File: flow/run.sh
#!/bin/bash
# the make line also repeats each setting of config.mk as NAME=value (left out here)
make -C /OpenROAD-flow-scripts/flow DESIGN_CONFIG=/design/flow/config.mk WORK_HOME=/design/flow/orfs CLKGATE_MAP_FILE= finish
File: flow/config.mk
export PLATFORM = sky130hd
export DESIGN_NAME = axi_s_to_fifos
export DESIGN_NICKNAME = axi_s_to_fifos
export VERILOG_FILES = /design/flow/design.v
export SDC_FILE = /design/flow/constraint.sdc
export NUM_CORES = 4
export LEC_CHECK = 0
export CAP_MARGIN = 20
export CORE_MARGIN = 2
export CORE_UTILIZATION = 27
export SLEW_MARGIN = 20
File: flow/constraint.sdc
create_clock -name core_clock -period 9.7 [get_ports {clk}]
set_input_delay 1.9400 -clock core_clock [delete_from_list [all_inputs] [get_ports {clk}]]
set_output_delay 1.9400 -clock core_clock [all_outputs]
set_load 0.01 [all_outputs]
File: flow/design.v
module axi_s_to_fifos #(
    parameter integer FIFO_DEPTH = 32,
    parameter integer C_DATA_WIDTH = 32
)(
    input  logic                     clk,
    input  logic                     nrst,
    input  logic [31:0]  awaddr,
    input  logic [3:0]               awprot,
    input  logic                     awvalid,
    output logic                     awready,
    input  logic [C_DATA_WIDTH-1:0]  wdata,
    input  logic [C_DATA_WIDTH/8-1:0] wstrb,
    input  logic                     wvalid,
    output logic                     wready,
    output logic [1:0]               bresp,
    output logic                     bvalid,
    input  logic                     bready,
    input  logic [31:0]  araddr,
    input  logic [3:0]               arprot,
    input  logic                     arvalid,
    output logic                     arready,
    output logic [C_DATA_WIDTH-1:0]  rdata,
    output logic [1:0]               rresp,
    output logic                     rvalid,
    input  logic                     rready,
    input logic [C_DATA_WIDTH-1:0]  fifo_wdata,
    output logic                    fifo_full,
    output logic                    fifo_almost_full,
    input logic                     fifo_wena,
    output logic [C_DATA_WIDTH-1:0] fifo_rdata,
    output logic                    fifo_empty,
    output logic                    fifo_almost_empty,
    input logic                     fifo_rena
);
    localparam ADDR_STATUS  = 0;
    localparam ADDR_WRITE   = 1;
    localparam ADDR_READ    = 2;
    localparam BYTES        = C_DATA_WIDTH/8;
    localparam ADDR_LSB     = $clog2(BYTES); 
    logic [C_DATA_WIDTH-1:0]    reg_write   [0:FIFO_DEPTH-1];
    logic [C_DATA_WIDTH-1:0]    reg_read    [0:FIFO_DEPTH-1];
    logic [31:0]                araddr_reg;
    logic [31:0]                awaddr_reg;
    logic [C_DATA_WIDTH-1:0]    wdata_reg;
    logic full2;
    logic almost_full2;
    logic empty2;
    logic almost_empty2;
    logic full1;
    logic almost_full1;
    logic empty1;
    logic almost_empty1;
    logic wrote_axi;
    logic rd_pop;
    logic push_fifo1;
    logic pop_fifo1;
    logic push_fifo2;
    logic pop_fifo2;
    localparam int INDEX_W = $clog2(FIFO_DEPTH);
    logic [INDEX_W-1:0] write_index_axi, read_index_axi;
    logic [INDEX_W-1:0] write_index_fifo, read_index_fifo;
    logic [INDEX_W:0]   size_fifo1, size_fifo2;
    typedef enum logic {
        IDLE_READ,
        READ_DATA
    } state_read;
    state_read state_r;
    always_ff @(posedge clk or negedge nrst) begin
        if (!nrst) begin
            arready             <= 0;
            araddr_reg          <= 0;
            rdata               <= 0;
            rresp               <= 0;
            rvalid              <= 0;
            state_r             <= IDLE_READ;
            read_index_axi      <= 0;
            rd_pop              <= 0;
        end else begin
            case (state_r)
                IDLE_READ: begin
                    arready     <= 1;
                    if (arvalid && arready) begin
                        araddr_reg  <= araddr;
                        state_r     <= READ_DATA;
                        arready <= 0;
                    end
                end
                READ_DATA: begin
                    if (!rvalid) begin
                        rvalid  <= 1;
                        rresp   <= 0;
                        rd_pop  <= (araddr_reg[31:ADDR_LSB] == ADDR_READ) && !empty1;
                        if (araddr_reg[31:ADDR_LSB] == ADDR_STATUS) begin
                            rdata   <= {28'b0,
                                        full2,
                                        almost_full2,
                                        empty1,
                                        almost_empty1};
                        end else if (araddr_reg[31:ADDR_LSB] == ADDR_READ && !empty1) begin
                            rdata   <= reg_read[read_index_axi];
                        end else begin
                            rdata   <= 0;
                        end
                    end else if (rready) begin
                        if (rd_pop) begin
                            read_index_axi <= read_index_axi + 1;
                            if (read_index_axi == FIFO_DEPTH - 1) begin
                                read_index_axi <= 0;
                            end
                        end
                        rvalid  <= 0;
                        state_r <= IDLE_READ;
                    end
                end
                default: begin
                    state_r <= IDLE_READ;
                end
            endcase
        end
    end
    always_ff @(posedge clk or negedge nrst) begin
        if (!nrst) begin
            for (int i = 0; i < FIFO_DEPTH; i++) begin
                reg_read[i]     <= '0;
            end
            write_index_fifo    <= 0;
        end else begin
            if (fifo_wena && !full1) begin
                reg_read[write_index_fifo] <= fifo_wdata;
                write_index_fifo <= write_index_fifo + 1;
                if (write_index_fifo == FIFO_DEPTH - 1) begin
                    write_index_fifo <= 0;
                end
            end
        end
    end
    always_comb begin
        push_fifo1 = (fifo_wena && !full1);
        pop_fifo1 = rd_pop && (state_r == READ_DATA) && (rready && rvalid);
    end
    always_ff @(posedge clk or negedge nrst) begin
        if (!nrst) begin
            size_fifo1 <= FIFO_DEPTH;
        end else begin
            size_fifo1 <= size_fifo1 + pop_fifo1 - push_fifo1;
        end
    end
    typedef enum logic [1:0] {
        IDLE_WRITE,
        HAVE_AW,
        HAVE_W,
        RESP
    } state_write;
    state_write state_w;
    always_ff @(posedge clk or negedge nrst) begin
        if (!nrst) begin
            awready         <= 0;
            wready          <= 0;
            bvalid          <= 0;
            bresp           <= 0;
            awaddr_reg      <= 0;
            wdata_reg       <= 0;
            wrote_axi       <= 0;
            write_index_axi <= 0;
            state_w         <= IDLE_WRITE;
            for (int i = 0; i < FIFO_DEPTH; i++) begin
                reg_write[i] <= '0;
            end
        end else begin
            case (state_w)
                IDLE_WRITE: begin
                    awready <= 1;
                    wready  <= 1;
                    wrote_axi   <= 0;
                    if ((wvalid && wready) && (awvalid && awready)) begin
                        wdata_reg   <= wdata;
                        awaddr_reg  <= awaddr;
                        wready      <= 0;
                        awready     <= 0;
                        state_w     <= RESP;
                    end else if (awvalid && awready) begin
                        awaddr_reg  <= awaddr;
                        awready     <= 0;
                        state_w     <= HAVE_AW;
                    end else if (wvalid && wready) begin
                        wdata_reg   <= wdata;
                        wready      <= 0;
                        state_w     <= HAVE_W;
                    end
                end
                HAVE_AW: begin
                    wready  <= 1;
                    if (wvalid && wready) begin
                        wdata_reg   <= wdata;
                        wready      <= 0;
                        state_w     <= RESP;
                    end
                end
                HAVE_W: begin
                    awready <= 1;
                    if (awvalid && awready) begin
                        awaddr_reg  <= awaddr;
                        awready     <= 0;
                        state_w     <= RESP;
                    end
                end
                RESP: begin
                    if (awaddr_reg[31:ADDR_LSB] == ADDR_WRITE && !wrote_axi && !full2) begin
                        reg_write[write_index_axi] <= wdata_reg;
                        write_index_axi <= write_index_axi + 1;
                        if (write_index_axi == FIFO_DEPTH - 1) begin
                            write_index_axi <= 0;
                        end
                        wrote_axi <= 1;
                    end
                    bvalid  <= 1;
                    bresp   <= 0;
                    if (bready && bvalid) begin
                        bvalid  <= 0;
                        state_w <= IDLE_WRITE;
                    end
                end
                default: begin
                    state_w <= IDLE_WRITE;
                end
            endcase
        end
    end
    always_ff @(posedge clk or negedge nrst) begin
        if (!nrst) begin
            read_index_fifo <= 0;
        end else begin
            if (fifo_rena && !empty2) begin
                read_index_fifo <= read_index_fifo + 1;
                if (read_index_fifo == FIFO_DEPTH - 1) begin
                    read_index_fifo <= 0;
                end
            end
        end
    end
    always_comb begin
        pop_fifo2 = (fifo_rena && !empty2);
        push_fifo2 = (awaddr_reg[31:ADDR_LSB] == ADDR_WRITE && !wrote_axi && !full2) && (state_w == RESP);
    end
    always_ff @(posedge clk or negedge nrst) begin
        if (!nrst) begin
            size_fifo2 <= FIFO_DEPTH;
        end else begin
            size_fifo2 <= size_fifo2 + pop_fifo2 - push_fifo2;
        end
    end
    always_comb fifo_rdata = reg_write[read_index_fifo];
    always_comb begin
        empty2        = size_fifo2 == FIFO_DEPTH;
        almost_empty2 = size_fifo2 == (FIFO_DEPTH - 1);
        full2         = size_fifo2 == 0;
        almost_full2  = size_fifo2 == 1;
        empty1         = size_fifo1 == FIFO_DEPTH;
        almost_empty1  = size_fifo1 == (FIFO_DEPTH - 1);
        full1          = size_fifo1 == 0;
        almost_full1   = size_fifo1 == 1;
        fifo_full           = full1;
        fifo_almost_full    = almost_full1;
        fifo_empty          = empty2;
        fifo_almost_empty   = almost_empty2;
    end
endmodule
==> job_summary.md, run 1 <==
### Metrics collected by this job

| Metric | Value |
|---|---|
| Status | no timing/DRC/antenna violations |
| Rows | about 220 |
| Critical Path RT | 7.76 ns |
| Adder Area Share | less than 1% |
| Worst setup EP type | primary output |
| Top logic family | multiplexers |
| Vias in the first global route | 70300 |
| Total Routing Usage GR | 20.4% |
| Post-route ant nets | 0 |
| R2R Setup Slk | 4.87 ns |
| Worst slew pin tran | roughly 1.2 ns |
| Mapped Avg Cell Area | around 14 um^2 |
| WHS Path Cells | 2 |
| Critical path fanouts, max | 39 |
| Final core occ | a little under a third |
| Yosys top cell by area | dfrtp_1 |
| Family with the most delay on the worst path | buffers and inverters |
| Height of the die | around 610 um |
| Worst skew pair latency | 0.97 ns |
| Postcts setup bufs | 0 |
| R2R depth | 9 |
| Syn. warnings | 3 |
| VDD IR max | 0.000172 V |
| Top-area cell share | between 50% and 60% |
| Total sequential power | roughly 12 mW |
| R2R Path Start | read_index_axi[3] |
| Clk network pwr share | 35.3% |
| Worst-path clk slew | roughly 0.06 ns |
| Core Util at FP | 27.1% |
| Final cell count without fillers | 12300 |
| Via count | just under 70000 |
| Sw Pwr | 7.68 mW |
| I/O Pins | between 200 and 250 |
| Final TNS setup | 0 ns |
| # setup viols final | 0 |
| Hold Crit Class | reg2reg |
| Period utilization | 85.3% |
| Largest net degree at the start of global routing | 206 |
| Overall die width | 609 um |
| Post-cts resize count | 0 |
| Comb power | approximately 5 mW |
| H-tree Lvls | 4 |
| Clk root buf | clkbuf_16 |
| Initial antenna violation count | 34 |
| Async SR Flop Fraction | 100% |
| Buffers added on ports | 205 |
| Top Consumer | sequential cells |
| Hold_sp | rd_pop |
| Top_reg_cell synth | dfrtp_1 |
| Gpl congestion | between 0.8 and 0.9 |
| XOR/XNOR share of the synthesized area | 0.0798% |
| Clock group power | 9.22 mW |
| Critical Path Source | read_index_fifo[3] |
| Worst R2R End | rdata[10] |
| Simple-Gate Fraction of Synth Area | under 10% |
| Mux frac, synth | 27.4% |
| Max Fclk | 121 MHz |
| Mapped Area | 98800 um^2 |
| Clock sink total | 2216 |
| AO/OA Area Share | 8.76% |
| Core area | between 300000 and 400000 um^2 |
| Arrival time worst endpoint | 6.34 ns |
| Post-synthesis cell count | 7317 |
| Stages on worst setup path | 10 |
| WP buf/inv | 4 |
| Netlist cell types | 88 |
| DP HPWL | 222000 um |
| Number of enable flip-flop cells | 0 |
| DRT iter0 DRCs | 8523 |
| Area grow syn2layout | 15.8% |
| TritonCTS Buffers | 234 |
| Pwr/cell area | 228 nW/um^2 |
| Internal | 18.4 mW |
| # fillers | 36000 |
| Hold path endpoint | rd_pop |
| Vias/cell | 5.64 |
| CP max-delay cell | buf_4 |
| OpenROAD warning count | 100 |
| Fin crit period | 8.28 ns |
| Leakage Power | 52.9 nW |
| Seq pwr share | a little under half |
| Commonest cells post-synth | dfrtp_1, mux2_2, clkbuf_1 |
| Critical path, cell by cell | buf_4, nand2b_1, nor2_2, buf_4, or2_2, buf_4, o21ai_0, or4_1, o32a_1, clkdlybuf4s50_1 |
| Setup crit start kind | register |
| Chip area | roughly 370000 um^2 |
| Nets | between 7000 and 8000 |
| Seq share, synth | 56.1% |
| RSZ-0062 raised after global routing | false |
| Switching Share | between 20 and 30% |
| WL per Instance | 31.7 um |
| Comb pwr share | 18.9% |
| Cell mode on critical path | buf_4 |
| Post-CTS Hold Buffers | 0 |
| Residual DRC | 0 |
| First-pass GRT wire length | around 540000 um |
| # Cells Yosys | 7317 |
| Pre-antenna DRT Iters | 8 |
| Slew headroom | 16.7% |
| Ys flops | around 2200 |
| Clk buf depth | 4 |
| Setup Crit Path Kind | reg2out |
| Final Hold Vio Count | 0 |
| Skew final | 0.122 ns |
| Yosys stat chip area | 98800 um^2 |
| Max cap viols | 0 |
| CP endpoint | fifo_rdata[13] |
| Slowest stage delay, CP | 0.75 ns |
| CTS tree | done |
| Dpl cells | between 10000 and 15000 |
| DRT Wirelength | around 390000 um |
| Most common cell in the netlist | dfrtp_1 |
| Total gr overflow | 0 |
| Fin. max-slew vios | 0 |
| Top cells by area | dfrtp_1, mux2_2, a22oi_1, mux2i_1, clkbuf_1 |
cell type report:
class,instances,area [um^2],share of cell area [%]
antenna,12,30.0,0.0262
clock buffer,359,7060,6.17
clock inverter,61,708,0.619
inverter,52,195,0.171
multi-input combinational,4369,41200,36.0
sequential,2216,55500,48.5
tap,4816,6030,5.26
timing repair buffer,411,3760,3.29
routing by layer:
| metal | GRT usage [%] | wire length (um) | vias up | share of wire [%] |
|---|---|---|---|---|
| met5 | 0 | 193 | - | 0.049 |
| li1 | - | - | 27200 | - |
| met3 | 4.51 | 35600 | 1184 | 9.1 |
| met2 | 31.8 | 176000 | 3910 | 45 |
| met4 | 12.3 | 27300 | 28 | 7.0 |
| met1 | 25.8 | 151000 | 37100 | 39 |
per-stage QoR:
step                      power, mW  cell area, um^2  setup WS, ns  hold WS [ns]
final                          26.1           114000          1.42         0.484
after global routing           26.9           114000          1.47         0.507
after CTS                      26.1           114000          1.54         0.486
after detailed placement       16.9           107000          2.47         0.473
after global placement         16.6           107000          2.59         0.467
after floorplan                14.6            98800          5.38         0.447
==> run 2, diff against run 1 <==
Settings changed: CAP_MARGIN 20 to 10, CORE_UTILIZATION 27 to 72, CTS_CLUSTER_SIZE from default to 44, PLACE_DENSITY from default to 0.36, SETUP_SLACK_MARGIN from default to 1.07.
Clock period 9.7 ns to 4.08 ns, I/O delays scaled along.
==> run 2 against run 1 <==
Now fails the layout checks on negative setup slack. Critical path depth increased by 1. Count of clock-buffer cells in the layout fell by 32. First-iteration DRC count increased by 37%. Clock skew shrank 0.086 ns. Die area decreased by 62%. Largest power group unchanged. Highest routed layer unchanged.
==> job_summary.md, run 2 <==
### Metrics collected by this job

| Metric | Value |
|---|---|
| Gpl congestion | 0.962 |
| Vias/cell | approximately 7.8 |
| Core Util at FP | 72.8% |
| WL per Instance | 39.3 um |
| I/O Pins | 226 |
| Worst skew pair latency | 0.87 ns |
| Top cells by area | dfrtp_1, mux2_2, a22oi_1, mux2i_1, clkbuf_1 |
| Total sequential power | 28.4 mW |
| Worst R2R End | rdata[20] |
| Clock group power | 20.7 mW |
| CP endpoint | fifo_rdata[13] |
| Initial antenna violation count | 23 |
| Pre-antenna DRT Iters | 9 |
| Top-area cell share | between 50% and 60% |
| Mapped Avg Cell Area | about 14 um^2 |
| Top Consumer | sequential cells |
| Core area | 136000 um^2 |
| # setup viols final | 32 |
| Commonest cells post-synth | dfrtp_1, mux2_2, clkbuf_1 |
| Setup ws final | -0.263 ns |
| Hold Crit Class | reg2reg |
| Yosys stat chip area | 98800 um^2 |
| CTS tree | done |
| Clk root buf | clkbuf_16 |
| DRT iter0 DRCs | 11600 |
| Simple-Gate Fraction of Synth Area | under 10% |
| Hold path endpoint | rdata[8] |
| Family with the most delay on the worst path | AND-OR/OR-AND gates |
| Hold_sp | rdata[8] |
| RSZ-0062 raised after global routing | true |
| Slowest stage delay, CP | 0.46 ns |
| Critical path, cell by cell | buf_6, ha_4, clkinv_4, nor2_4, ha_4, buf_12, a222oi_1, nand2_1, or4_1, o32a_1, buf_6 |
| Dpl cells | 9105 |
| Top logic family | multiplexers |
| Max cap viols | 0 |
| First-pass GRT wire length | 537000 um |
| Comb pwr share | 21.9% |
| Chip area | roughly 140000 um^2 |
| Final cell count without fillers | 9653 |
| Adder Area Share | 0.623% |
| Worst slew pin tran | 1.23 ns |
| Slew headroom | 17.7% |
| Worst-path clk slew | 0.06 ns |
| Pwr Total | 62.8 mW |
| Vias in the first global route | between 70000 and 80000 |
| Internal | 44.2 mW |
| Most common cell in the netlist | dfrtp_1 |
| Setup Crit Path Kind | reg2out |
| TritonCTS Buffers | 213 |
| Post-route ant nets | 0 |
| Leakage Power | 55.3 nW |
| Async SR Flop Fraction | 100% |
| Largest net degree at the start of global routing | 146 |
| H-tree Lvls | 4 |
| Total Routing Usage GR | 53.7% |
| Clk buf depth | 3 |
| Comb power | 13.7 mW |
| Mapped Area | around 99000 um^2 |
| R2R depth | 9 |
| Mux frac, synth | 27.4% |
| Setup crit start kind | register |
| Max Fclk | 230 MHz |
| Number of enable flip-flop cells | 0 |
| Syn. warnings | 3 |
| WHS Path Cells | 2 |
| Residual DRC | 0 |
| Yosys top cell by area | dfrtp_1 |
| Seq pwr share | between 40% and 50% |
| Stages on worst setup path | 11 |
| Rows | approximately 140 |
| Fin crit period | around 4.3 ns |
| Period utilization | 106% |
| Skew final | 0.0359 ns |
| Top_reg_cell synth | dfrtp_1 |
| R2R Path Start | read_index_axi[3] |
| XOR/XNOR share of the synthesized area | 0.0798% |
| Buffers added on ports | 205 |
| Pwr/cell area | 542 nW/um^2 |
| Worst setup EP type | primary output |
| Total gr overflow | 0 |
| Critical path fanouts, max | 8 |
| Fin. max-slew vios | 0 |
| Worst hold margin | about 0.5 ns |
| Arrival time worst endpoint | 3.53 ns |
| Violated checks | negative setup slack |
| Sw Pwr | 18.6 mW |
| R2R Setup Slk | roughly 1 ns |
| Ys flops | 2216 |
| VDD IR max | 0.000485 V |
| Critical Path RT | around 3.3 ns |
| Final Hold Vio Count | 0 |
| Overall die width | 374 um |
| Status | complete, but fails checks |
| Post-synthesis cell count | 7317 |
| Clk network pwr share | 32.9% |
| AO/OA Area Share | 8.76% |
| Switching Share | 29.6% |
| Nets | between 7000 and 8000 |
| DRT Wirelength | 379000 um |
| CP max-delay cell | a222oi_1 |
| WP buf/inv | 4 |
| Seq share, synth | 56.1% |
| DP HPWL | 225000 um |
| Height of the die | 374 um |
| OpenROAD warning count | slightly above 90 |
| Area grow syn2layout | 17.4% |
| Critical Path Source | read_index_fifo[1] |
| # Cells Yosys | 7317 |
| Netlist cell types | 88 |
| Via count | between 70000 and 80000 |
| Clock sink total | 2216 |
[run 2: final cells by class]
class,instances,area [um^2]
clock inverter,62,875
sequential,2216,55500
clock buffer,327,6430
inverter,52,206
antenna,22,55.1
multi-input combinational,4370,42400
timing repair buffer,823,8290
fill,6814,19800
tap,1781,2230
[run 2: layer usage]
layer  track usage, %  part of all wire [%]  vias to the layer above
li1                 -                     -                    28000
met1             62.5                    32                    37800
met2             77.1                    42                     6867
met3             18.8                    14                     2586
met4             52.2                    12                       26
met5                0                 0.050                        -
[run 2: per-stage QoR]
stage | utilization (%) | cell area [um^2] | worst slack, ns | setup TNS (ns)
detailed placement | 77.8 | 106000 | -0.181 | -0.237
finish | 85.4 | 116000 | -0.263 | -4.36
CTS | 84.6 | 115000 | -0.202 | -3.28
global placement | 77.8 | 106000 | -0.163 | -0.200
global route | 85.4 | 116000 | -0.325 | -5.53
floorplan | - | 99000 | 1.04 | 0
[run 2: timing repair]
item,4_1_cts,5_1_grt
pin swaps,78,84
hold endpoints to repair,18,0
gates resized,411,130
setup buffers,75,52
cloned,8,1
hold buffers,1,0
endpoints found under the setup margin,513,273
==> run 3, diff against run 2 <==
Settings changed: CAP_MARGIN 10 to 20, CELL_PAD_IN_SITES_GLOBAL_PLACEMENT from default to 0, CORE_MARGIN 2 to 3, CORE_UTILIZATION 72 to 18, CTS_CLUSTER_SIZE 44 to 34, PLACE_DENSITY 0.36 to default, PLACE_DENSITY_LB_ADDON from default to 0.0, SETUP_SLACK_MARGIN 1.07 to default.
Clock period 4.08 ns to 10.2 ns, I/O delays scaled along.
==> run 3 against run 2 <==
The run now finishes clean. Synthesized cell count did not move. Critical path depth fell by 1. Synthesized area did not move. Cell area rose by 4.7%. Cell count rose by 56%. Via count fell by 10%. Wire length rose by 57%. Sequential share of layout area fell by 2.1 points. Clock power fell by 47%.
==> job_summary.md, run 3 <==
### Metrics collected by this job

| Metric | Value |
|---|---|
| Status | no timing/DRC/antenna violations |
| Commonest cells post-synth | dfrtp_1, mux2_2, clkbuf_1 |
| Area grow syn2layout | 22.9% |
| Vias/cell | 4.48 |
| Comb power | 5.40 mW |
| Overall die width | between 700 and 800 um |
| Total Routing Usage GR | 20.9% |
| DRT iter0 DRCs | 3888 |
| # Cells Yosys | 7317 |
| CP max-delay cell | dfrtp_4 |
| Top Metal Used | met4 |
| Hold_sp | rd_pop |
| Arrival time worst endpoint | between 6 and 7 ns |
| Height of the die | 747 um |
| R2R depth | 9 |
| Vias in the first global route | 72100 |
| Dpl ws | 2.81 ns |
| Adder Area Share | 0.623% |
| Clk network pwr share | 39.7% |
| Core Util at FP | 18.1% |
| Number of enable flip-flop cells | 0 |
| Hold path endpoint | rd_pop |
| AO/OA Area Share | 8.76% |
| Clk buf depth | 4 |
| Final TNS setup | 0 ns |
| Buffers added on ports | 205 |
| Clock sink total | 2216 |
| Total sequential power | 11.3 mW |
| Final Hold Vio Count | 0 |
| Internal | 19.0 mW |
| Worst setup EP type | primary output |
| VDD IR max | between 0.0001 and 0.00015 V |
| I/O Pins | around 230 |
| H-tree Lvls | 5 |
| Clk root buf | clkbuf_16 |
| Critical Path RT | about 8.2 ns |
| Max cap viols | 0 |
| Mux frac, synth | 27.4% |
| Slew headroom | between 20% and 30% |
| Seq share, synth | 56.1% |
| Via count | 67400 |
| Post-route ant nets | 0 |
| Worst R2R End | rdata[11] |
| Cell mode on critical path | buf_4 |
| Worst skew pair latency | between 0.9 and 1 ns |
| Final Cell Area | 121000 um^2 |
| Top cells by area | dfrtp_1, mux2_2, a22oi_1, mux2i_1, clkbuf_1 |
| Sw Pwr | 8.69 mW |
| R2R Path Start | read_index_axi[2] |
| Skew final | between 0.03 and 0.04 ns |
| Family with the most delay on the worst path | buffers and inverters |
| # fillers | just under 60000 |
| Setup Crit Path Kind | reg2out |
| Rows | 271 |
| Mapped Area | a little under 100000 um^2 |
| Largest net degree at the start of global routing | 148 |
| Simple-Gate Fraction of Synth Area | about 4.0% |
| Comb pwr share | around a fifth |
| TritonCTS Buffers | 315 |
| Setup crit start kind | register |
| Met2 WL | approximately 310000 um |
| Fin. max-slew vios | 0 |
| Initial antenna violation count | 64 |
| Async SR Flop Fraction | 100% |
| Top Consumer | sequential cells |
| Top-area cell share | roughly 56% |
| Post-cts resize count | 0 |
| Fin crit period | 8.27 ns |
| Pwr/cell area | between 200 and 250 nW/um^2 |
| Leakage Power | roughly 55 nW |
| Top_reg_cell synth | dfrtp_1 |
| Pre-antenna DRT Iters | 7 |
| Most common cell in the netlist | dfrtp_1 |
| CTS tree | done |
| WL per Instance | 39.6 um |
| Ys flops | 2216 |
| # setup viols final | 0 |
| Max Fclk | about 120 MHz |
| DP HPWL | between 300000 and 400000 um |
| Pwr Total | 27.7 mW |
| Wl on met1 | about 250000 um |
| OpenROAD warning count | about 110 |
| Switching Share | 31.4% |
| Area post-placement | 111000 um^2 |
| Yosys top cell by area | dfrtp_1 |
| CP endpoint | fifo_rdata[25] |
| Total gr overflow | 0 |
| Clock group power | 11.0 mW |
| Chip area | 558000 um^2 |
| Critical path fanouts, max | 34 |
| Period utilization | 81.1% |
| Nets | 7737 |
| Worst-path clk slew | around 0.060 ns |
| First-pass GRT wire length | 775000 um |
| Slowest stage delay, CP | 0.85 ns |
| Stages on worst setup path | 10 |
| DRT Wirelength | 596000 um |
| Residual DRC | 0 |
| Setup ws final | 1.93 ns |
| Hold Crit Class | reg2reg |
| Post-synthesis cell count | 7317 |
| Metal3 WL | 15200 um |
| Critical Path Source | read_index_fifo[4] |
| Worst slew pin tran | 1.14 ns |
| Seq pwr share | 40.8% |
| WP buf/inv | 4 |
| Postcts setup bufs | 0 |
| Critical path, cell by cell | buf_4, nand2_2, buf_4, nor2_4, buf_4, a22oi_1, nand2_1, nor3_1, a31oi_1, clkdlybuf4s50_1 |
| Top logic family | multiplexers |
| WHS Path Cells | 2 |
| RSZ-0062 raised after global routing | false |
| Syn. warnings | 3 |
| Post-CTS Hold Buffers | 0 |
| Gpl congestion | 0.715 |
| Mapped Avg Cell Area | 13.5 um^2 |
| Yosys stat chip area | 98800 um^2 |
| XOR/XNOR share of the synthesized area | 0.0798% |
| R2R Setup Slk | 4.84 ns |
| Core area | 546000 um^2 |
| Netlist cell types | 88 |
-- run 3: metrics by stage --
step	std cells	hold WS (ns)	util, %
after floorplan	7320	0.447	-
after global placement	14500	0.473	20.4
after detailed placement	14500	0.472	20.4
after CTS	15000	0.487	22.2
after global routing	15000	0.498	22.2
final	15000	0.479	22.3
-- run 3: layer usage --
layer | vias up | GRT usage (%)
met5 | - | 0
met4 | 0 | 4.80
met3 | 528 | 1.83
met2 | 1311 | 38.6
met1 | 37700 | 26.0
li1 | 27900 | -
-- run 3: final cells by class --
| type | instances | area (um^2) | share of cell area [%] |
|---|---|---|---|
| multi-input cells | 4369 | 41600 | 34.2 |
| clock inverters | 47 | 395 | 0.325 |
| clock buffers | 503 | 9570 | 7.88 |
| repair buffers | 586 | 5130 | 4.22 |
| well taps | 7234 | 9050 | 7.45 |
| diodes | 20 | 50.0 | 0.0412 |
| flip-flops and latches | 2216 | 55500 | 45.7 |
| inverters | 52 | 195 | 0.161 |
==> run 4, diff against run 3 <==
Settings changed: ABC_AREA from default to 1, CELL_PAD_IN_SITES_DETAIL_PLACEMENT from default to 1, CELL_PAD_IN_SITES_GLOBAL_PLACEMENT 0 to default, CORE_ASPECT_RATIO from default to 1.24, CORE_MARGIN 3 to 2, CORE_UTILIZATION 18 to 53, CTS_CLUSTER_SIZE 34 to 28, GPL_ROUTABILITY_DRIVEN from default to 0, HOLD_SLACK_MARGIN from default to 0.14, MAX_ROUTING_LAYER from default to met4, PLACE_DENSITY_LB_ADDON 0.0 to default.
Clock period 10.2 ns to 8.0 ns, I/O delays scaled along.
==> run 4 against run 3 <==
Combinational power up 54%. Critical path depth rose by 2. Setup slack got worse by 0.85 ns. Clock power hardly changed. Sequential share of layout area rose by 3.6 points. Core utilization is 37 points higher. Cell area is 7.3% lower. Register-to-register slack got worse by 1.6 ns. Via count up 37%. Wire length down 34%. Hold slack got worse by 0.0095 ns. Non-clock buffer count decreased by 169.
==> job_summary.md, run 4 <==
### Metrics collected by this job

| Metric | Value |
|---|---|
| Status | no timing/DRC/antenna violations |
| Top Consumer | sequential cells |
| Final cell count without fillers | roughly 15000 |
| CTS tree | done |
| H-tree Lvls | 4 |
| Worst R2R End | reg_write[21][4] |
| Yosys top cell by area | dfrtp_1 |
| Worst slew pin tran | 1.20 ns |
| Hold_sp | reg_write[26][31] |
| Total gr overflow | 0 |
| Final Hold Vio Count | 0 |
| Critical path fanouts, max | approximately 48 |
| Core area | between 150000 and 200000 um^2 |
| WHS Path Cells | 2 |
| Clock sink total | 2216 |
| R2R depth | 11 |
| R2R Path Start | size_fifo2[5] |
| RSZ-0062 raised after global routing | false |
| Clk network pwr share | 31.7% |
| VDD IR max | 0.000300 V |
| Area grow syn2layout | 10.8% |
| XOR/XNOR share of the synthesized area | 0.0690% |
| Fin crit period | 6.92 ns |
| # Cells Yosys | about 13000 |
| Pre-antenna DRT Iters | 6 |
| Switching Share | 36.2% |
| R2R Setup Slk | 3.24 ns |
| WP buf/inv | 4 |
| Slowest stage delay, CP | between 0.8 and 0.9 ns |
| I/O Pins | 226 |
| Post-route ant nets | 0 |
| Arrival time worst endpoint | 5.32 ns |
| Height of the die | roughly 500 um |
| Vias/cell | 6.03 |
| Final core occ | between 50% and 60% |
| Setup Crit Path Kind | reg2out |
| Comb pwr share | a little under a quarter |
| Rows | about 180 |
| Number of enable flip-flop cells | 0 |
| Commonest cells post-synth | nand2_1, dfrtp_1, nand3_1 |
| Post-CTS Hold Buffers | 0 |
| CP max-delay cell | nand3_1 |
| DP HPWL | ~230000 um |
| Post-cts resize count | 0 |
| Top-area cell share | between 50 and 60% |
| Critical path, cell by cell | clkinv_2, buf_4, nand3_1, buf_4, o22ai_1, nor2_1, nand2_1, nor2_1, nand2_1, nand2_1, nand2_1, clkdlybuf4s50_1 |
| Total Routing Usage GR | 41.7% |
| # fillers | 22900 |
| Initial antenna violation count | 7 |
| Clk root buf | clkbuf_16 |
| Via count | between 90000 and 100k |
| OpenROAD warning count | 89 |
| Worst-path clk slew | approximately 0.06 ns |
| DRT iter0 DRCs | 8439 |
| Yosys stat chip area | ~100000 um^2 |
| Seq pwr share | 44.3% |
| Hold path endpoint | reg_write[26][31] |
| Vias in the first global route | 97600 |
| Setup crit start kind | register |
| Area post-placement | roughly 100000 um^2 |
| Period utilization | 86.5% |
| Top logic family | simple AND/OR/NAND/NOR gates |
| # setup viols final | 0 |
| Stages on worst setup path | 12 |
| Clk buf depth | 3 |
| Postcts setup bufs | 0 |
| Netlist cell types | 45 |
| TritonCTS Buffers | 221 |
| Final TNS setup | 0 ns |
| Chip area | 195000 um^2 |
| Max Fclk | roughly 140 MHz |
| Core Util at FP | a little over half |
| Top cells by area | dfrtp_1, nand2_1, nand3_1, o21ai_0, inv_1 |
| Dpl cells | 14900 |
| Worst setup EP type | primary output |
| WL per Instance | 25.9 um |
| Cell mode on critical path | nand2_1 |
| Residual DRC | 0 |
| Comb power | 8.33 mW |
| Simple-Gate Fraction of Synth Area | 27.9% |
| CP endpoint | fifo_rdata[25] |
| Most common cell in the netlist | nand2_1 |
| Slew headroom | 20.0% |
| Overall die width | 397 um |
| Critical Path RT | 6.40 ns |
| Final Cell Area | around 110000 um^2 |
| Nets | between 10000 and 15000 |
| Hold Crit Class | reg2reg |
| Internal | 22.1 mW |
| Mapped Avg Cell Area | between 7 and 8 um^2 |
| Buffers added on ports | 205 |
| Worst skew pair latency | 0.89 ns |
| AO/OA Area Share | 9.03% |
| Syn. warnings | 3 |
| Largest net degree at the start of global routing | 201 |
| Adder Area Share | less than 1% |
| First-pass GRT wire length | 598000 um |
| Critical Path Source | read_index_fifo[4] |
| Mapped Area | 102000 um^2 |
| Async SR Flop Fraction | 100% |
| DRT Wirelength | 396000 um |
| Family with the most delay on the worst path | buffers and inverters |
| Total sequential power | 15.4 mW |
| Ys flops | 2216 |
| Post-synthesis cell count | 12900 |
| Sw Pwr | approximately 13 mW |
| Leakage Power | 56.4 nW |
| Top_reg_cell synth | dfrtp_1 |
| Clock group power | between 10 and 15 mW |
| Fin. max-slew vios | 0 |
| Max cap viols | 0 |
| Pwr/cell area | slightly above 300 nW/um^2 |
| Mux frac, synth | 0% |
| Skew final | 0.0299 ns |
| Seq share, synth | 54.6% |
## run 4: layout make-up
class	count	area [um^2]	share of cell area (%)
tap	2520	3150	2.80
clock buffer	350	6800	6.04
timing repair buffer	417	3910	3.47
inverter	1022	3840	3.41
sequential	2216	55500	49.3
clock inverter	55	791	0.702
antenna	4	10.0	0.00889
multi-input combinational	8699	38600	34.3
## run 4: stage by stage
step	hold WS, ns	power, mW	setup WS (ns)
2_1_floorplan	0.442	19.8	4.32
3_3_place_gp	0.453	23.0	2.21
3_5_place_dp	0.458	23.6	2.22
4_1_cts	0.473	34.6	1.22
5_1_grt	0.487	36.1	1.11
6_report	0.470	34.7	1.08
## run 4: metal layers
layer	GRT usage, %	up-vias	share of wire [%]
met5	-	-	0
met4	31.5	0	9.0
met3	5.28	1373	6.0
met2	68.4	3614	49
met1	46.5	46900	36
li1	-	40300	-
==> run 5, diff against run 4 <==
Settings changed: CELL_PAD_IN_SITES_DETAIL_PLACEMENT 1 to default, CELL_PAD_IN_SITES_GLOBAL_PLACEMENT from default to 3, CORE_ASPECT_RATIO 1.24 to 0.69, CORE_UTILIZATION 53 to 33, CTS_CLUSTER_SIZE 28 to default, GPL_TIMING_DRIVEN from default to 1, HOLD_SLACK_MARGIN 0.14 to 0.08, MAX_ROUTING_LAYER met4 to met5, PLACE_DENSITY_LB_ADDON from default to 0.18.
Clock period 8.0 ns to 6.84 ns, I/O delays scaled along.
==> run 5 against run 4 <==
Sequential power is 16% higher. Cell area rose by 2.9%. Combinational power is 25% higher. Count of clock-buffer cells in the layout rose by 36. Hold slack lost 0.11 ns. Global-route usage decreased by 15 points. Die area up 60%. Setup slack worse by 0.87 ns. Critical path depth shrank 1. Register-to-register slack worse by 0.82 ns. Critical endpoint is now fifo_rdata[4].
==> job_summary.md, run 5 <==
### Metrics collected by this job

| Metric | Value |
|---|---|
| Worst skew pair latency | 0.92 ns |
| Via count | roughly 88000 |
| Worst hold margin | approximately 0.36 ns |
| Comb power | roughly 10 mW |
| Worst slew pin tran | ~1.2 ns |
| Top Consumer | sequential cells |
| Height of the die | 465 um |
| Status | no timing/DRC/antenna violations |
| Critical path, cell by cell | inv_4, ha_2, nand2_1, inv_1, a211oi_1, nand2_1, nor2_1, nand2_1, nand2_1, nand2_1, clkdlybuf4s50_1 |
| Worst-path clk slew | 0.06 ns |
| RSZ-0062 raised after global routing | false |
| Max Fclk | 151 MHz |
| WL per Instance | about 25 um |
| Total sequential power | 17.8 mW |
| Nets | 12900 |
| First-pass GRT wire length | 618000 um |
| Hold Crit Class | in2async |
| Final Hold Vio Count | 0 |
| Seq share, synth | 54.6% |
| Internal | 26.5 mW |
| Area post-placement | 108000 um^2 |
| Post-CTS Hold Buffers | 0 |
| WP buf/inv | 3 |
| VDD IR max | around 0.00035 V |
| Syn. warnings | 3 |
| Worst R2R End | rdata[10] |
| DRT Wirelength | about 430000 um |
| Seq pwr share | between 40% and 50% |
| Clk buf depth | 4 |
| R2R Setup Slk | 2.42 ns |
| Fin crit period | 6.63 ns |
| Mapped Avg Cell Area | 7.87 um^2 |
| CTS tree | done |
| Family with the most delay on the worst path | buffers and inverters |
| Postcts setup bufs | 0 |
| Buffers added on ports | 205 |
| Post-synthesis cell count | 12900 |
| Top cells by area | dfrtp_1, nand2_1, nand3_1, o21ai_0, inv_1 |
| Skew final | 0.0541 ns |
| Yosys stat chip area | 102000 um^2 |
| Core Util at FP | about 33% |
| Largest net degree at the start of global routing | approximately 160 |
| Adder Area Share | less than 1% |
| Mux frac, synth | 0% |
| Mapped Area | 102000 um^2 |
| Netlist cell types | between 40 and 50 |
| Post-route ant nets | 0 |
| OpenROAD warning count | 99 |
| Clk root buf | clkbuf_16 |
| Yosys top cell by area | dfrtp_1 |
| Leakage Power | approximately 57 nW |
| Pwr/cell area | 362 nW/um^2 |
| Critical Path RT | approximately 5.5 ns |
| H-tree Lvls | 4 |
| Sw Pwr | 15.4 mW |
| Vias/cell | 5.21 |
| Total gr overflow | 0 |
| Async SR Flop Fraction | 100% |
| Top logic family | simple AND/OR/NAND/NOR gates |
| Critical Path Source | read_index_fifo[4] |
| Chip area | 312000 um^2 |
| # Cells Yosys | 12900 |
| Cell mode on critical path | nand2_1 |
| Top_reg_cell synth | dfrtp_1 |
| Setup crit start kind | register |
| Clock sink total | 2216 |
| Fin. max-slew vios | 0 |
| Core area | 307000 um^2 |
| Switching Share | 36.8% |
| Overall die width | approximately 670 um |
| Area grow syn2layout | 14.0% |
| Pre-antenna DRT Iters | 6 |
| Post-cts resize count | 0 |
| Slew headroom | 20.2% |
| TritonCTS Buffers | 244 |
| Comb pwr share | about a quarter |
| Ys flops | roughly 2200 |
| I/O Pins | 226 |
| Most common cell in the netlist | nand2_1 |
| Clock group power | 13.7 mW |
| Max cap viols | 0 |
| Total Routing Usage GR | 27.2% |
| Clk network pwr share | 32.6% |
| DP HPWL | around 260000 um |
| Period utilization | 96.9% |
| DRT iter0 DRCs | 11700 |
| AO/OA Area Share | 9.03% |
| Arrival time worst endpoint | around 5.3 ns |
| Vias in the first global route | 83300 |
| R2R depth | 11 |
| Slowest stage delay, CP | 0.92 ns |
| R2R Path Start | read_index_axi[3] |
| # setup viols final | 0 |
| CP endpoint | fifo_rdata[4] |
| Final TNS setup | 0 ns |
| Simple-Gate Fraction of Synth Area | 27.9% |
| Rows | 169 |
| Setup Crit Path Kind | reg2out |
| Stages on worst setup path | 11 |
| Number of enable flip-flop cells | 0 |
| Initial antenna violation count | 47 |
| XOR/XNOR share of the synthesized area | less than 1% |
| Residual DRC | 0 |
| Worst setup EP type | primary output |
| CP max-delay cell | a211oi_1 |
| Top-area cell share | 54.5% |
| Critical path fanouts, max | 44 |
| Commonest cells post-synth | nand2_1, dfrtp_1, nand3_1 |
| Final Cell Area | roughly 120000 um^2 |
[run 5: layout make-up]
class	instances	area, um^2
Fill cell	31600	191000
Antenna cell	15	37.5
Clock inverter	54	589
Clock buffer	386	7520
Tap cell	4104	5130
Multi-Input combinational cell	8699	38700
Sequential cell	2216	55500
Inverter	1022	3850
Timing Repair Buffer	471	4520
[run 5: per-stage QoR]
stage	setup slack [ns]	cells	utilization (%)	total power [mW]
6_report	0.213	17000	37.8	41.9
5_1_grt	0.0721	17000	37.7	44.1
4_1_cts	0.186	16900	37.7	42.1
3_5_place_dp	1.19	16500	35.1	28.3
3_3_place_gp	1.18	16500	35.1	28.0
2_1_floorplan	3.39	12900	-	23.1
[run 5: metal layers]
| layer | track usage [%] | vias up | part of all wire, % |
|---|---|---|---|
| li1 | - | 40600 | - |
| met1 | 42.6 | 44000 | 49 |
| met2 | 37.3 | 3344 | 39 |
| met3 | 6.55 | 472 | 9.6 |
| met4 | 5.54 | 2 | 2.1 |
| met5 | 0 | - | 0.0016 |
==> run 6, diff against run 5 <==
Settings changed: ABC_AREA 1 to default, CAP_MARGIN 20 to 30, CELL_PAD_IN_SITES_GLOBAL_PLACEMENT 3 to default, CORE_ASPECT_RATIO 0.69 to 0.73, CORE_UTILIZATION 33 to 72, CTS_CLUSTER_SIZE from default to 44, GPL_ROUTABILITY_DRIVEN 0 to default, GPL_TIMING_DRIVEN 1 to default, HOLD_SLACK_MARGIN 0.08 to default, MAX_ROUTING_LAYER met5 to default, PLACE_DENSITY from default to 0.65, PLACE_DENSITY_LB_ADDON 0.18 to default, SETUP_SLACK_MARGIN from default to 1.07, TNS_END_PERCENT from default to 5.
Clock period 6.84 ns to 4.08 ns, I/O delays scaled along.
==> run 6 against run 5 <==
Critical path depth is 2 lower. Wire length is 9.1% lower. Sequential cell count stayed put. Die area is 55% lower. Total power is 50% higher. Sequential power is about 60% higher. The layout now fails its checks (negative setup slack). Synthesized area is 2.7% lower.
==> job_summary.md, run 6 <==
### Metrics collected by this job

| Metric | Value |
|---|---|
| Status | complete, but fails checks |
| Violated checks | negative setup slack |
| Area post-placement | 107000 um^2 |
| Internal | 43.7 mW |
| Yosys stat chip area | 98800 um^2 |
| Total gr overflow | 0 |
| CTS tree | done |
| Critical Path Source | read_index_fifo[4] |
| Ys flops | approximately 2200 |
| Pre-antenna DRT Iters | 10 |
| Clock sink total | 2216 |
| Syn. warnings | 3 |
| Final Hold Vio Count | 0 |
| XOR/XNOR share of the synthesized area | 0.0798% |
| Final core occ | 86.4% |
| Seq share, synth | 56.1% |
| R2R Path Start | read_index_axi[2] |
| Yosys top cell by area | dfrtp_1 |
| Setup ws final | -0.364 ns |
| Stages on worst setup path | 9 |
| Post-synthesis cell count | 7317 |
| Comb pwr share | between 20% and 30% |
| Setup crit start kind | register |
| Most common cell in the netlist | dfrtp_1 |
| Clock group power | 19.3 mW |
| Slew headroom | a little under a third |
| Worst-path clk slew | ~0.080 ns |
| # Cells Yosys | 7317 |
| Switching Share | 30.5% |
| H-tree Lvls | 4 |
| DP HPWL | approximately 230000 um |
| Pwr Total | between 60 and 70 mW |
| TritonCTS Buffers | 201 |
| Worst setup EP type | primary output |
| Cell mode on critical path | buf_6 |
| CP endpoint | fifo_rdata[5] |
| Worst slew pin tran | 1.04 ns |
| Clk network pwr share | 30.7% |
| Via count | 77200 |
| R2R depth | 8 |
| First-pass GRT wire length | 536000 um |
| Total Routing Usage GR | between 50% and 60% |
| Period utilization | 109% |
| Largest net degree at the start of global routing | 142 |
| Hold path endpoint | rdata[29] |
| Initial antenna violation count | 36 |
| Slowest stage delay, CP | between 0.4 and 0.5 ns |
| Top Consumer | sequential cells |
| Vias in the first global route | roughly 75000 |
| VDD IR max | 0.000489 V |
| Vias/cell | slightly below 8 |
| WP buf/inv | 5 |
| I/O Pins | 226 |
| Hold Crit Class | reg2reg |
| Gpl congestion | between 0.9 and 1 |
| WL per Instance | 39.8 um |
| Total sequential power | 28.5 mW |
| Simple-Gate Fraction of Synth Area | 3.98% |
| Async SR Flop Fraction | about 100% |
| Worst hold margin | 0.476 ns |
| Mapped Avg Cell Area | 13.5 um^2 |
| Mapped Area | 98800 um^2 |
| Family with the most delay on the worst path | AND-OR/OR-AND gates |
| Leakage Power | 56.2 nW |
| Core Util at FP | 72.4% |
| DRT Wirelength | 392000 um |
| Critical path fanouts, max | 25 |
| CP max-delay cell | dfrtp_4 |
| Final cell count without fillers | 9840 |
| Adder Area Share | 0.623% |
| RSZ-0062 raised after global routing | true |
| Seq pwr share | 45.3% |
| Core area | 137000 um^2 |
| Top_reg_cell synth | dfrtp_1 |
| Critical Path RT | roughly 3.3 ns |
| Skew final | roughly 0.028 ns |
| Fin. max-slew vios | 0 |
| R2R Setup Slk | 0.93 ns |
| Chip area | 140000 um^2 |
| Overall die width | 438 um |
| Clk root buf | clkbuf_16 |
| Post-route ant nets | 0 |
| Top cells by area | dfrtp_1, mux2_2, a22oi_1, mux2i_1, clkbuf_1 |
| DRT iter0 DRCs | 13800 |
| Height of the die | roughly 320 um |
| Buffers added on ports | 205 |
| Commonest cells post-synth | dfrtp_1, mux2_2, clkbuf_1 |
| Final TNS setup | -7.09 ns |
| Nets | 8010 |
| Final Cell Area | 118000 um^2 |
| OpenROAD warning count | a little over 100 |
| Max Fclk | about 230 MHz |
| WHS Path Cells | 2 |
| Comb power | about 15 mW |
| Max cap viols | 0 |
| Critical path, cell by cell | buf_12, buf_6, nor2_1, buf_4, buf_6, a222oi_1, o2111ai_2, o32a_1, buf_2 |
| Number of enable flip-flop cells | 0 |
| Residual DRC | 0 |
| Pwr/cell area | 532 nW/um^2 |
| Area grow syn2layout | 19.5% |
| Netlist cell types | just under 90 |
| Clk buf depth | 3 |
| Top-area cell share | approximately 56% |
| Sw Pwr | 19.1 mW |
| Dpl cells | 9212 |
| Rows | 116 |
| Arrival time worst endpoint | 3.63 ns |
| Fin crit period | 4.44 ns |
| Top logic family | multiplexers |
| Worst skew pair latency | 0.87 ns |
| Mux frac, synth | 27.4% |
| Worst R2R End | rdata[8] |
| Dpl ws | -0.333 ns |
| Hold_sp | rdata[29] |
| Setup Crit Path Kind | reg2out |
| # setup viols final | 32 |
| AO/OA Area Share | between 8 and 9% |
-- run 6: layer usage --
layer / wire (um) / part of all wire, % / up-vias / global-route usage, %
li1: - / - / 28300 / -
met1: 136000 / 35 / 38900 / 72.2
met2: 150000 / 38 / 7649 / 69.3
met3: 76400 / 19 / 2263 / 31.4
met4: 27900 / 7.1 / 54 / 27.3
met5: 930 / 0.24 / - / 1.85
-- run 6: what timing repair did --
| item | CTS | global route |
|---|---|---|
| buffers inserted | 112 | 78 |
| cloned | 8 | 4 |
| endpoints found under the hold margin | 12 | 0 |
| pin swaps | 123 | 110 |
| setup endpoints to repair | 1236 | 1554 |
| gates resized | 458 | 297 |
| hold buffers | 1 | 0 |
-- run 6: layout make-up --
class	count	area, um^2
Sequential cell	2216	55500
Clock buffer	315	6060
Clock inverter	49	500
Timing Repair Buffer	972	10600
Inverter	52	209
Multi-Input combinational cell	4370	42900
Antenna cell	37	92.6
Fill cell	6400	18500
Tap cell	1829	2290
==> run 7, diff against run 6 <==
Settings changed: CAP_MARGIN 30 to 20, CORE_ASPECT_RATIO 0.73 to default, CORE_UTILIZATION 72 to 57, CTS_CLUSTER_SIZE 44 to default, PLACE_DENSITY 0.65 to default, SETUP_SLACK_MARGIN 1.07 to default, TNS_END_PERCENT 5 to default.
Clock period 4.08 ns to 4.69 ns, I/O delays scaled along.
==> run 7 against run 6 <==
Sequential cell count stayed put. Clock power is 7% lower. The layout still fails its checks (negative setup slack). Sequential share of layout area is 1.6 points higher. Wire length is 4.5% lower. Critical endpoint is now fifo_rdata[12]. Non-clock buffer count is 294 lower. Clock skew is 0.0081 ns lower.
==> job_summary.md, run 7 <==
### Metrics collected by this job

| Metric | Value |
|---|---|
| Status | complete, but fails checks |
| DP HPWL | 231000 um |
| Comb power | approximately 11 mW |
| Top logic family | multiplexers |
| Top-area cell share | 56.0% |
| Yosys top cell by area | dfrtp_1 |
| Arrival time worst endpoint | roughly 3.8 ns |
| Vias/cell | 6.92 |
| Seq pwr share | 45.8% |
| Post-synthesis cell count | 7317 |
| Grt met3 use | 8.49% |
| Dpl ws | 0.290 ns |
| Residual DRC | 0 |
| I/O Pins | 226 |
| CP max-delay cell | clkdlybuf4s50_1 |
| WP buf/inv | 3 |
| Setup Crit Path Kind | reg2out |
| Worst hold margin | approximately 0.055 ns |
| Switching Share | ~29% |
| TritonCTS Buffers | between 200 and 250 |
| Comb pwr share | approximately a fifth |
| Commonest cells post-synth | dfrtp_1, mux2_2, clkbuf_1 |
| Chip area | 177000 um^2 |
| Async SR Flop Fraction | 100% |
| Met1 GRT Util | 52.3% |
| Top_reg_cell synth | dfrtp_1 |
| Leakage Power | between 50 and 60 nW |
| Slowest stage delay, CP | 0.48 ns |
| Final Hold Vio Count | 0 |
| Clock sink total | 2216 |
| Hold Crit Class | in2async |
| Final core occ | between 60 and 70% |
| Clock group power | 18.0 mW |
| Total sequential power | between 20 and 25 mW |
| Fin. max-slew vios | 0 |
| Pre-antenna DRT Iters | 6 |
| Adder Area Share | less than 1% |
| Syn. warnings | 3 |
| Rows | between 150 and 200 |
| Mapped Area | around 99000 um^2 |
| DRT iter0 DRCs | 7967 |
| Worst slew pin tran | 1.24 ns |
| Core area | between 150000 and 200000 um^2 |
| Buffers added on ports | 205 |
| XOR/XNOR share of the synthesized area | less than 1% |
| Sw Pwr | roughly 16 mW |
| Area post-placement | 106000 um^2 |
| Worst R2R End | rdata[5] |
| R2R Setup Slk | 0.78 ns |
| Most common cell in the netlist | dfrtp_1 |
| Internal | between 30 and 40 mW |
| Top Consumer | sequential cells |
| R2R Path Start | read_index_axi[4] |
| Critical path fanouts, max | 10 |
| Height of the die | 420 um |
| Number of enable flip-flop cells | 0 |
| H-tree Lvls | 4 |
| Ys flops | 2216 |
| Critical Path Source | read_index_fifo[1] |
| Stages on worst setup path | 9 |
| VDD IR max | 0.000376 V |
| First-pass GRT wire length | 526000 um |
| Clk network pwr share | 33.7% |
| Initial antenna violation count | 9 |
| Top Usage Layer GRT | met2 |
| Final TNS setup | -0.0358 ns |
| Via count | between 60000 and 70000 |
| Gpl congestion | slightly above 0.9 |
| WL per Instance | 37.2 um |
| Total gr overflow | 0 |
| Setup crit start kind | register |
| CP endpoint | fifo_rdata[12] |
| Critical Path RT | approximately 3.8 ns |
| RSZ-0062 raised after global routing | true |
| Mapped Avg Cell Area | 13.5 um^2 |
| DRT Wirelength | 374000 um |
| Overall die width | 420 um |
| Slew headroom | between 10% and 20% |
| Skew final | approximately 0.02 ns |
| Largest net degree at the start of global routing | 135 |
| Family with the most delay on the worst path | simple AND/OR/NAND/NOR gates |
| Nets | 7742 |
| Pwr Total | approximately 54 mW |
| CTS tree | done |
| Post-route ant nets | 0 |
| Vias in the first global route | 69200 |
| AO/OA Area Share | between 8 and 9% |
| Fin crit period | 4.72 ns |
| Max cap viols | 0 |
| Mux frac, synth | 27.4% |
| # setup viols final | 2 |
| Setup ws final | -0.0326 ns |
| # Cells Yosys | 7317 |
| Grt met2 use | around 67% |
| Critical path, cell by cell | buf_4, ha_4, buf_6, nand2b_1, nor2_1, a211oi_1, nand4_1, o22a_1, clkdlybuf4s50_1 |
| Final cell count without fillers | 10100 |
| Yosys stat chip area | 98800 um^2 |
| Worst skew pair latency | 0.88 ns |
| # fillers | between 10000 and 15000 |
| Total Routing Usage GR | 42.3% |
| Top cells by area | dfrtp_1, mux2_2, a22oi_1, mux2i_1, clkbuf_1 |
| Max Fclk | around 210 MHz |
| Post-CTS Hold Buffers | 0 |
| Violated checks | negative setup slack |
| Worst-path clk slew | 0.07 ns |
| Clk root buf | clkbuf_16 |
| Simple-Gate Fraction of Synth Area | under 10% |
| Worst setup EP type | primary output |
| Dpl cells | 9573 |
| Final Cell Area | 114000 um^2 |
| Period utilization | 101% |
| Pwr/cell area | 469 nW/um^2 |
| Netlist cell types | 88 |
| Core Util at FP | between 50% and 60% |
| Seq share, synth | 56.1% |
| Clk buf depth | 3 |
| OpenROAD warning count | between 80 and 90 |
| Area grow syn2layout | 15.5% |
| R2R depth | 10 |
==> run 7: area by class of cell <==
class	instances	area (um^2)	share of cell area, %
Clock inverter	67	557	0.488
Multi-Input combinational cell	4369	41600	36.5
Clock buffer	352	6840	5.99
Inverter	52	199	0.174
Antenna cell	8	20.0	0.0175
Tap cell	2310	2890	2.53
Sequential cell	2216	55500	48.6
Timing Repair Buffer	678	6530	5.72
==> run 7: timing repair <==
| action | CTS | global route |
|---|---|---|
| pin swaps | 31 | 26 |
| setup endpoints to repair | 32 | 20 |
| gates cloned | 1 | 0 |
| buffers inserted | 33 | 16 |
| gates resized | 174 | 44 |
==> run 7: per-layer routing <==
metal  vias up  wire, um
met5         -        56
met4         8     32200
met3      1304     31300
met2      3778    173000
met1     36700    138000
li1      27700         -
==> run 8, diff against run 7 <==
Settings changed: ABC_AREA from default to 1, CORE_UTILIZATION 57 to 72, CTS_CLUSTER_DIAMETER from default to 113, CTS_CLUSTER_SIZE from default to 10, SETUP_SLACK_MARGIN from default to 0.63, TNS_END_PERCENT from default to 20.
Clock period 4.69 ns to 4.03 ns, I/O delays scaled along.
==> run 8 against run 7 <==
Fails layout checks on max-capacitance violations, max-slew violations, negative setup slack. Largest power group unchanged. Hold slack improved by 0.41 ns. Critical path depth increased by 6. Count of clock-buffer cells in the layout decreased by 74. Critical endpoint is now fifo_rdata[28]. Total power increased by 29%.
==> job_summary.md, run 8 <==
### Metrics collected by this job

| Metric | Value |
|---|---|
| WL per Instance | 25.2 um |
| Seq share, synth | between 50% and 60% |
| Leakage Power | slightly below 60 nW |
| Core area | 140000 um^2 |
| Post-route ant nets | 0 |
| XOR/XNOR share of the synthesized area | 0.0690% |
| H-tree Lvls | 4 |
| Top logic family | simple AND/OR/NAND/NOR gates |
| Residual DRC | 0 |
| Critical Path Source | read_index_fifo[1] |
| Final TNS setup | -3.12 ns |
| Comb pwr share | 26.9% |
| DP HPWL | about 210000 um |
| Flop area | around 55000 um^2 |
| Switching Share | 36.9% |
| TritonCTS Buffers | 239 |
| Setup crit start kind | register |
| Clk root buf | clkbuf_16 |
| Yosys stat chip area | 102000 um^2 |
| R2R Setup Slk | 0.61 ns |
| Chip area | around 140000 um^2 |
| Core Util at FP | 72.7% |
| Vias/cell | between 6 and 7 |
| Skew final | 0.0559 ns |
| Mapped Area | roughly 100000 um^2 |
| AO/OA Area Share | under 10% |
| Grt met3 use | between 10% and 20% |
| Top-area cell share | 54.5% |
| RSZ-0062 raised after global routing | true |
| Worst setup EP type | primary output |
| Ys flops | between 2000 and 2500 |
| Sw Pwr | 25.5 mW |
| Setup Crit Path Kind | reg2out |
| Nets | 13100 |
| Total sequential power | 31.1 mW |
| Worst hold margin | 0.462 ns |
| Mux frac, synth | 0% |
| Critical path fanouts, max | 9 |
| DRT iter0 DRCs | 16100 |
| Netlist cell types | 45 |
| Clk network pwr share | 28.1% |
| Top Consumer | sequential cells |
| WHS Path Cells | 3 |
| Violated checks | max-capacitance violations, max-slew violations, negative setup slack |
| DRT Wirelength | 374000 um |
| Worst skew pair latency | 0.90 ns |
| Cell mode on critical path | nand2_1 |
| Worst R2R End | rdata[31] |
| Slowest stage delay, CP | about 0.47 ns |
| Critical path, cell by cell | inv_2, ha_4, inv_4, nor3_4, buf_12, bufbuf_16, nand3_1, o21ai_0, nor2_2, nand2_4, nor2_4, nand2_1, nand2_1, nand2_1, buf_2 |
| Seq pwr share | 45.0% |
| Adder Area Share | 0.606% |
| Setup ws final | -0.244 ns |
| Top cells by area | dfrtp_1, nand2_1, nand3_1, o21ai_0, inv_1 |
| Final Hold Vio Count | 0 |
| Pre-antenna DRT Iters | 12 |
| Total Routing Usage GR | 50.4% |
| Most common cell in the netlist | nand2_1 |
| WP buf/inv | 5 |
| Vias in the first global route | 93500 |
| Comb power | 18.6 mW |
| Clk buf depth | 3 |
| Syn. warnings | 3 |
| Yosys top cell by area | dfrtp_1 |
| Overall die width | 380 um |
| Period utilization | 106% |
| Rows | 137 |
| Met1 GRT Util | between 60% and 70% |
| Family with the most delay on the worst path | simple AND/OR/NAND/NOR gates |
| Gpl congestion | between 0.9 and 1 |
| Top_reg_cell synth | dfrtp_1 |
| Hold_sp | awaddr[9] |
| Status | complete, but fails checks |
| CP endpoint | fifo_rdata[28] |
| Initial antenna violation count | 14 |
| Critical Path RT | 3.22 ns |
| Fin. max-slew vios | 18 |
| First-pass GRT wire length | roughly 550000 um |
| Total gr overflow | 0 |
| Mapped Avg Cell Area | 7.87 um^2 |
| Largest net degree at the start of global routing | 117 |
| Hold Crit Class | in2reg |
| Internal | 43.6 mW |
| Via count | 97300 |
| Clock sink total | 2216 |
| CTS tree | done |
| R2R depth | 15 |
| # setup viols final | 32 |
| Buffers added on ports | slightly above 200 |
| Number of enable flip-flop cells | 0 |
| Clock group power | roughly 19 mW |
| Worst-path clk slew | roughly 0.060 ns |
| Simple-Gate Fraction of Synth Area | between 20% and 30% |
| Combinational Area | 40500 um^2 |
| OpenROAD warning count | 86 |
| CP max-delay cell | nor2_2 |
| R2R Path Start | read_index_axi[2] |
| Area grow syn2layout | 14.9% |
| Fin crit period | about 4.3 ns |
| VDD IR max | 0.000552 V |
| I/O Pins | 226 |
| Worst slew pin tran | 1.51 ns |
| Top Usage Layer GRT | met2 |
| Arrival time worst endpoint | between 3 and 4 ns |
| Max Fclk | 234 MHz |
| Slew headroom | -0.437% |
| Height of the die | 380 um |
| Max cap viols | 1 |
| Post-synthesis cell count | 12900 |
| Pwr/cell area | around 600 nW/um^2 |
| # fillers | approximately 8400 |
| Commonest cells post-synth | nand2_1, dfrtp_1, nand3_1 |
| Grt met2 use | 73.9% |
| # Cells Yosys | 12900 |
| Stages on worst setup path | 15 |
| Async SR Flop Fraction | 100% |
run 8: area by class of cell:
| class | instances | area share, % |
|---|---|---|
| Antenna cell | 9 | 0.0193 |
| Clock buffer | 278 | 5.29 |
| Clock inverter | 14 | 0.235 |
| Inverter | 1022 | 3.32 |
| Multi-Input combinational cell | 8699 | 34.7 |
| Sequential cell | 2216 | 47.5 |
| Tap cell | 1876 | 2.01 |
| Timing Repair Buffer | 717 | 6.92 |
run 8: metal layers:
metal / up-vias / routed length (um)
met5: - / 138
met4: 16 / 42300
met3: 2537 / 53600
met2: 8048 / 159000
met1: 45800 / 119000
li1: 40900 / -
run 8: repair_timing:
item,in CTS,in global routing
cloned,28,4
endpoints found under the setup margin,35,451
hold buffers,1,0
pin swaps,164,141
setup buffers,58,47
gates resized,526,228
endpoints found under the hold margin,1,0
run 8: stage by stage:
stage	setup WS [ns]	total power, mW	util [%]	instance area [um^2]	cells
after CTS	0.132	67.2	82.5	115000	14800
after global routing	-0.304	71.3	83.5	117000	14800
final	-0.244	69.1	83.5	117000	14800
after detailed placement	0.0946	46.6	76.0	106000	14400
after floorplan	1.14	39.2	-	102000	12900
after global placement	0.140	45.7	76.0	106000	14400
==> run 9, diff against run 8 <==
Settings changed: CTS_CLUSTER_DIAMETER 113 to 382, SETUP_SLACK_MARGIN 0.63 to 0.81, TNS_END_PERCENT 20 to 10.
==> run 9 against run 8 <==
The layout still fails its checks (max-capacitance violations, max-slew violations, negative setup slack). Via count increased by 0.16%. Hold slack improved by 0.0059 ns. Global-route usage barely moved. Setup slack improved by 0.058 ns. Critical path depth grew 2. Core utilization increased by 0.33 points. Critical path type unchanged.
==> job_summary.md, run 9 <==
### Metrics collected by this job

| Metric | Value |
|---|---|
| Status | complete, but fails checks |
| Violated checks | max-capacitance violations, max-slew violations, negative setup slack |
| Clock group power | 19.4 mW |
| Comb pwr share | 27.2% |
| AO/OA Area Share | 9.03% |
| WP buf/inv | 7 |
| Worst R2R End | reg_write[13][31] |
| Setup crit start kind | register |
| Total gr overflow | 0 |
| # setup viols final | 32 |
| Syn. warnings | 3 |
| Via count | between 90000 and 100k |
| Buffers added on ports | 205 |
| Total Routing Usage GR | between 50% and 60% |
| Core Util at FP | 72.7% |
| Ys flops | 2216 |
| Setup ws final | -0.186 ns |
| Critical path, cell by cell | inv_2, ha_4, inv_4, buf_12, buf_12, nor2_4, buf_12, buf_6, nand3_2, nand2_2, a211oi_4, nand2_2, nor2_4, nand2_1, nand2_1, nand2_1, buf_2 |
| Worst-path clk slew | 0.07 ns |
| Gpl congestion | around 0.96 |
| Most common cell in the netlist | nand2_1 |
| Sw Pwr | 25.6 mW |
| Period utilization | 105% |
| R2R Path Start | size_fifo2[5] |
| Setup Crit Path Kind | reg2out |
| Initial antenna violation count | 13 |
| Critical Path Source | read_index_fifo[1] |
| Fin crit period | approximately 4.2 ns |
| Critical Path RT | 3.22 ns |
| Netlist cell types | 45 |
| R2R depth | 13 |
| Slew headroom | -8.04% |
| Family with the most delay on the worst path | buffers and inverters |
| WHS Path Cells | 2 |
| Max cap viols | 1 |
| RSZ-0062 raised after global routing | true |
| H-tree Lvls | 4 |
| Fin. max-slew vios | 18 |
| Seq pwr share | 44.8% |
| Total sequential power | between 30 and 40 mW |
| CP endpoint | fifo_rdata[24] |
| Residual DRC | 0 |
| Hold Crit Class | reg2reg |
| Number of enable flip-flop cells | 0 |
| Async SR Flop Fraction | 100% |
| TritonCTS Buffers | 239 |
| Rows | approximately 140 |
| Vias/cell | 6.58 |
| DRT iter0 DRCs | between 15000 and 20000 |
| Leakage Power | 58.6 nW |
| Max Fclk | between 200 and 250 MHz |
| Mux frac, synth | 0% |
| Vias in the first global route | 93600 |
| Clk root buf | clkbuf_16 |
| OpenROAD warning count | between 80 and 90 |
| Clk buf depth | 3 |
| First-pass GRT wire length | roughly 550000 um |
| R2R Setup Slk | 0.86 ns |
| Final Hold Vio Count | 0 |
| Yosys stat chip area | 102000 um^2 |
| Final core occ | 83.9% |
| CTS tree | done |
| Final Cell Area | 117000 um^2 |
| Wl on met1 | 120000 um |
| Worst slew pin tran | 1.62 ns |
| # Cells Yosys | 12900 |
| Worst setup EP type | primary output |
| Pre-antenna DRT Iters | 15 |
| Hold_sp | reg_write[24][9] |
| Top cells by area | dfrtp_1, nand2_1, nand3_1, o21ai_0, inv_1 |
| CP max-delay cell | dfrtp_1 |
| Switching Share | 37.0% |
| Pwr/cell area | 592 nW/um^2 |
| DRT Wirelength | roughly 380000 um |
| Area post-placement | 106000 um^2 |
| Clock sink total | roughly 2200 |
| Largest net degree at the start of global routing | around 120 |
| Skew final | about 0.035 ns |
| Slowest stage delay, CP | slightly above 0.4 ns |
| Overall die width | 380 um |
| Dpl ws | 0.0946 ns |
| DP HPWL | ~210000 um |
| Critical path fanouts, max | 7 |
| XOR/XNOR share of the synthesized area | less than 1% |
| Hold path endpoint | reg_write[24][9] |
| I/O Pins | 226 |
| WL per Instance | 25.4 um |
| Clk network pwr share | 28.0% |
| Top_reg_cell synth | dfrtp_1 |
| Worst hold margin | 0.468 ns |
| Met2 WL | between 150000 and 200000 um |
| Height of the die | 380 um |
| VDD IR max | ~0.00055 V |
| Worst skew pair latency | 0.88 ns |
| Final TNS setup | -3.36 ns |
| Area grow syn2layout | 15.4% |
| Stages on worst setup path | 17 |
| Simple-Gate Fraction of Synth Area | ~28% |
| Core area | ~140000 um^2 |
| Dpl cells | 14400 |
| Arrival time worst endpoint | between 3 and 4 ns |
| Comb power | 18.8 mW |
| Yosys top cell by area | dfrtp_1 |
| Chip area | 144000 um^2 |
| Adder Area Share | 0.606% |
| Post-route ant nets | 0 |
| Metal3 WL | 54400 um |
| Mapped Area | between 100000 and 150000 um^2 |
| Top-area cell share | 54.5% |
| Commonest cells post-synth | nand2_1, dfrtp_1, nand3_1 |
| Pwr Total | 69.4 mW |
| Post-synthesis cell count | around 13000 |
| Final cell count without fillers | 14800 |
| Top logic family | simple AND/OR/NAND/NOR gates |
| Internal | 43.7 mW |
| Nets | 13100 |
| Seq share, synth | 54.6% |
| Mapped Avg Cell Area | 7.87 um^2 |
| Top Metal Used | met5 |
| Top Consumer | sequential cells |
==> run 9: layer usage <==
metal	up-vias	global-route usage, %
met1	45900	60.9
met2	8139	74.1
met3	2601	14.8
met4	14	44.5
li1	40900	-
met5	-	0
==> run 9: final cells by class <==
cell class              count  area [um^2]
well taps                1876         2350
diodes                      7         17.5
flip-flops and latches   2216        55500
clock buffers             278         6170
inverters                1022         3880
repair buffers            707         8190
multi-input cells        8699        40800
clock inverters            14          274
fillers                  8323        22500
==> run 9: repair_timing <==
action	4_1_cts	5_1_grt
gates resized	544	354
endpoints found under the hold margin	1	0
setup buffers	58	31
endpoints found under the setup margin	174	744
hold buffers	1	0
gates cloned	28	10
pin swaps	173	204
No activity file was given, so power comes from the tool's default toggle rates.
